Design vga, start of the top module:
module vga(clk, rst, reset, btnL, btnR, btnD, vga_h_sync, vga_v_sync, vga_R, vga_G, vga_B);
For scale: roughly 2800 cells after synthesis, roughly 220 flip-flops, ~0.023 mm² of cells after synthesis.
export LEC_CHECK = 0
export ABC_AREA = 0
export CAP_MARGIN = 20
export CELL_PAD_IN_SITES_GLOBAL_PLACEMENT = 1
export CORE_ASPECT_RATIO = 1.37
export CORE_MARGIN = 2
export CORE_UTILIZATION = 29
export CTS_CLUSTER_DIAMETER = 297
export CTS_CLUSTER_SIZE = 17
export GPL_ROUTABILITY_DRIVEN = 1
export GPL_TIMING_DRIVEN = 0
export MAX_ROUTING_LAYER = met4
export MIN_ROUTING_LAYER = met1
export SETUP_SLACK_MARGIN = 3.26
export SLEW_MARGIN = 5
export TNS_END_PERCENT = 20
create_clock -name core_clock -period 12.4 [get_ports {clk}]
run.sh (not shown) runs the stock make flow with config.mk's settings and CLKGATE_MAP_FILE=.
Then changed:
ABC_AREA = unset   (was 0)
CELL_PAD_IN_SITES_GLOBAL_PLACEMENT = unset   (was 1)
CORE_ASPECT_RATIO = unset   (was 1.37)
CORE_MARGIN = 9   (was 2)
CORE_UTILIZATION = 40   (was 29)
CTS_CLUSTER_DIAMETER = unset   (was 297)
CTS_CLUSTER_SIZE = unset   (was 17)
GPL_ROUTABILITY_DRIVEN = unset   (was 1)
GPL_TIMING_DRIVEN = unset   (was 0)
MAX_ROUTING_LAYER = unset   (was met4)
MIN_ROUTING_LAYER = unset   (was met1)
SETUP_SLACK_MARGIN = unset   (was 3.26)
TNS_END_PERCENT = unset   (was 20)
clock period = 10.0 ns   (was 12.4 ns; I/O delays follow)
Synthesized cell count is unchanged.
Hold slack gets worse by 0.0061 ns.
Clock power grows by 62%.
Worst setup slack got worse by 3.1 ns.
Area after synthesis stays the same.
Via count fell by 2.8%.
Register-to-register slack gets worse by 3.1 ns.
Flip-flop count is unchanged.

========
## red
vga again, from the RTL that the note above started with.
Design vga, start of the top module:
module vga(clk, rst, reset, btnL, btnR, btnD, vga_h_sync, vga_v_sync, vga_R, vga_G, vga_B);
Settings: LEC_CHECK=0, ABC_AREA=1, CAP_MARGIN=20, CELL_PAD_IN_SITES_GLOBAL_PLACEMENT=0, CORE_MARGIN=2, CORE_UTILIZATION=72, CTS_CLUSTER_DIAMETER=306, CTS_CLUSTER_SIZE=17, GPL_TIMING_DRIVEN=1, MAX_ROUTING_LAYER=met5, PLACE_DENSITY=0.65, SETUP_SLACK_MARGIN=-0.07, SLEW_MARGIN=20, TNS_END_PERCENT=80; clock period 6.26 ns.
Completing all stages was not enough for red: its layout failed the final checks because of negative setup slack.
Input changes introduced in blue (baseline for comparison: red):
Settings: a change of SETUP_SLACK_MARGIN from -0.07 to -0.37; a deleted CTS_CLUSTER_SIZE that had been 17; a deleted PLACE_DENSITY that had been 0.65; a change of CAP_MARGIN from 20 to 10; a deleted GPL_TIMING_DRIVEN that had been 1; a deleted CELL_PAD_IN_SITES_GLOBAL_PLACEMENT that had been 0; a deleted TNS_END_PERCENT that had been 80; a deleted CTS_CLUSTER_DIAMETER that had been 306; a deleted MAX_ROUTING_LAYER that had been met5; a change of the clock period (ns, I/O delays scaled along) from 6.26 to 5.53.
Results
Compared with red, blue instantiates a larger number of standard cells. In blue the implementation ran to completion but is not tape-out ready, as the final checks report negative setup slack. Of blue and red, it is blue that has the lower global-route track usage on met2. From red to blue the numbers moved as follows: number of cells after detailed placement picked up an extra 60, met3 track demand over resource picked up an extra 4.0 points.
#### Input delta (green over blue)
Settings: CORE_UTILIZATION now 40, was 72; ABC_AREA no longer set, was 1; SETUP_SLACK_MARGIN no longer set, was -0.37; CAP_MARGIN now 20, was 10; the clock period (ns, I/O delays scaled along) now 10.0, was 5.53.
## What came out
The final layout from green, which completed every stage, passed the timing, design-rule and antenna checks at the end of the flow. Going from blue to green, total power has decreased, final instance count without filler cells has decreased, detailed-route wire length has decreased, AND-OR/OR-AND share of the synthesized area has decreased, biggest cell delay along the critical path has increased. Going from blue to green, number of vias per cell shrank by a few percent. Compared with blue, green shows a lower global-route wire length before repair. Delta (green minus blue): hold slack saw a decrease; relative max-transition margin decreased by 0.18 points relative to the old numbers; first-iteration DRC count decreased 2,408; cell area lower. Looking at slowest cell on the critical path, the fa_2 result is from blue; the ha_1 one comes from green.

========
build 95:
vga again, from the RTL that the note above started with.
clock: 10.0 ns
lec_check: 0
cap_margin: 20
cell_pad_in_sites_global_placement: 2
core_margin: 9
core_utilization: 40
setup_slack_margin: 1.67
slew_margin: 5
tns_end_percent: 60
No stage failed in build 95, and the final checks on the layout all came back clean.
For build 47, these inputs were changed with respect to build 95:
- SLEW_MARGIN now 20, was 5
- CORE_MARGIN now 2, was 9
- SETUP_SLACK_MARGIN no longer set, was 1.67
- TNS_END_PERCENT no longer set, was 60
- CORE_UTILIZATION now 58, was 40
- CELL_PAD_IN_SITES_GLOBAL_PLACEMENT no longer set, was 2
- the clock period (ns, I/O delays scaled along) now 5.83, was 10.0
Notes after the runs:
Status build 47: flow complete, layout not clean - negative setup slack. Build 95 reports its top routing layer in use as met4 while build 47 reports met5. Wire length on met3 delta for build 47 relative to build 95: about 40% higher. Standard cell with the maximum stage delay on the critical path = fa_1: build 47; standard cell with the maximum stage delay on the critical path = dfxtp_1: build 95. Build 47: overall power after layout higher than build 95. Taking build 95 as the reference, in build 47 total power density per cell area moved up; ratio of final minimum period to clock period higher; post-placement cell count dropped 62.
Here is what was changed in the inputs of build 58 compared with build 47.
- CORE_UTILIZATION changed from 58 to 72
- PLACE_DENSITY newly set to 0.39
- the clock period (ns, I/O delays scaled along) changed from 5.83 to 10.9
==> comparison <==
Build 58 completed every stage of the flow, and the final layout passed the timing, design-rule and antenna checks.
Relative to build 47, the routed wire length of build 58 is lower by 3.6 mm.
Relative to build 47, number of instances resized during post-cts repair has decreased by 16 in build 58.
Going from build 47 to build 58, placement-stage worst setup slack grows by 2.80 ns.
Re simple logic cell fraction of the synthesized area: no difference whatsoever between build 58 and build 47.
The die used by build 58 is smaller than the one used by build 47.
Build 58 ended up with a lower area added between synthesis and finish than build 47 did.
NOTE: register fraction of the total cell area in build 58 exceeds that of build 47
Summary of build 58 over build 47: share of the clock period used by the worst path saw a decrease; wire length of the first global-routing pass has decreased.
Looking at slowest stage cell on the critical path, the xor2_1 result is from build 58; the fa_1 one comes from build 47.

========
Setup of oak:
Starting RTL as in the previous note.
clock: 12.4 ns
lec_check: 0
abc_area: 0
cap_margin: 20
cell_pad_in_sites_global_placement: 1
core_aspect_ratio: 1.37
core_margin: 2
core_utilization: 29
cts_cluster_diameter: 297
cts_cluster_size: 17
gpl_routability_driven: 0
gpl_timing_driven: 1
max_routing_layer: met4
min_routing_layer: met1
place_density_lb_addon: 0.15
setup_slack_margin: 3.26
slew_margin: 5
tns_end_percent: 20
oak ended with every stage complete and zero timing, DRC or antenna violations.
### oak -> pine
- ABC_AREA no longer set, was 0
- CTS_CLUSTER_SIZE now 34, was 17
- PLACE_DENSITY_LB_ADDON no longer set, was 0.15
- CORE_UTILIZATION now 54, was 29
- CELL_PAD_IN_SITES_GLOBAL_PLACEMENT no longer set, was 1
- MIN_ROUTING_LAYER no longer set, was met1
- CORE_ASPECT_RATIO no longer set, was 1.37
- GPL_TIMING_DRIVEN no longer set, was 1
- SLEW_MARGIN now 20, was 5
- TNS_END_PERCENT no longer set, was 20
- SETUP_SLACK_MARGIN now 1.67, was 3.26
- CTS_CLUSTER_DIAMETER no longer set, was 297
- GPL_ROUTABILITY_DRIVEN no longer set, was 0
- MAX_ROUTING_LAYER no longer set, was met4
- the clock period (ns, I/O delays scaled along) now 5.83, was 12.4
==> results <==
- The flow for pine finished, though final verification flagged setup timing.
- Relative to oak, the final cell area reported for pine is higher.
- Going from oak to pine, power per cell area now larger, slack of the critical path moved down, worst setup skew after layout closely matched the old numbers.
- Run comparison: oak startpoint of the worst setup timing path syncgen.PixelY[1]; pine startpoint of the worst setup timing path syncgen.PixelX[3]
For birch, these inputs were changed with respect to pine:
- changing SETUP_SLACK_MARGIN from 1.67 to 0.33
- setting ABC_AREA to 1 for the first time
- changing CTS_CLUSTER_SIZE from 34 to 10
- changing CORE_UTILIZATION from 54 to 72
- setting PLACE_DENSITY_LB_ADDON to 0.09 for the first time
- changing the clock period (ns, I/O delays scaled along) from 5.83 to 7.05
## What came out
- birch finished all stages; however, its layout fails the closing checks, the failures being setup timing.
- birch: length of the first detailed-routing pass in iterations is 8 higher than what pine reported.
- Detailed route wirelength on metal3 in birch vs pine: up 2600 µm
- Per the comparison of birch with pine, post-synthesis instance total went up; number of tap instances now smaller; total instance count after detailed placement grew by about 19%; via count up 3,367; total clock network power fell 28%.
- Leakage dissipation up 3.5% in birch wrt pine
- The lower full die area came out of birch.
Input changes introduced in maple (baseline for comparison: birch):
- ABC_AREA removed (was 1)
- CORE_UTILIZATION changed from 72 to 66
- SETUP_SLACK_MARGIN changed from 0.33 to 1.75
- CTS_CLUSTER_SIZE removed (was 10)
- PLACE_DENSITY_LB_ADDON removed (was 0.09)
- the clock period (ns, I/O delays scaled along) changed from 7.05 to 7.03
==> results <==
- birch completed end to end; final checks failed (setup timing).
- Nothing crashed in maple and all stages finished; the problem is that the final layout failed, the offending checks being setup timing.
- maple reports its critical path endpoint as vga_B[0] while birch reports vga_R[1].
- Non-clock buffer total of the final layout, maple vs birch: up by more than a quarter
- Going from birch to maple, worst setup margin increased by 0.33 ns relative to the old numbers, power density over the cells decreased by about 3.6% relative to the old numbers.
Setup changes, maple to cedar
- a change of CORE_UTILIZATION from 66 to 18
- a deleted SETUP_SLACK_MARGIN that had been 1.75
- a change of the clock period (ns, I/O delays scaled along) from 7.03 to 9.52
cedar: all stages complete, timing, DRC and antenna checks passed. Total power: cedar below maple. Relative to maple, the total met2 wirelength after detailed routing of cedar is lower by about 4%. Per the comparison of cedar with maple, detailed-routing wirelength on met1 increased by 1800 µm relative to the old numbers; non-clock buffer count decreased by 82 relative to the old numbers.
Power is estimated from default activity; no workload was simulated.
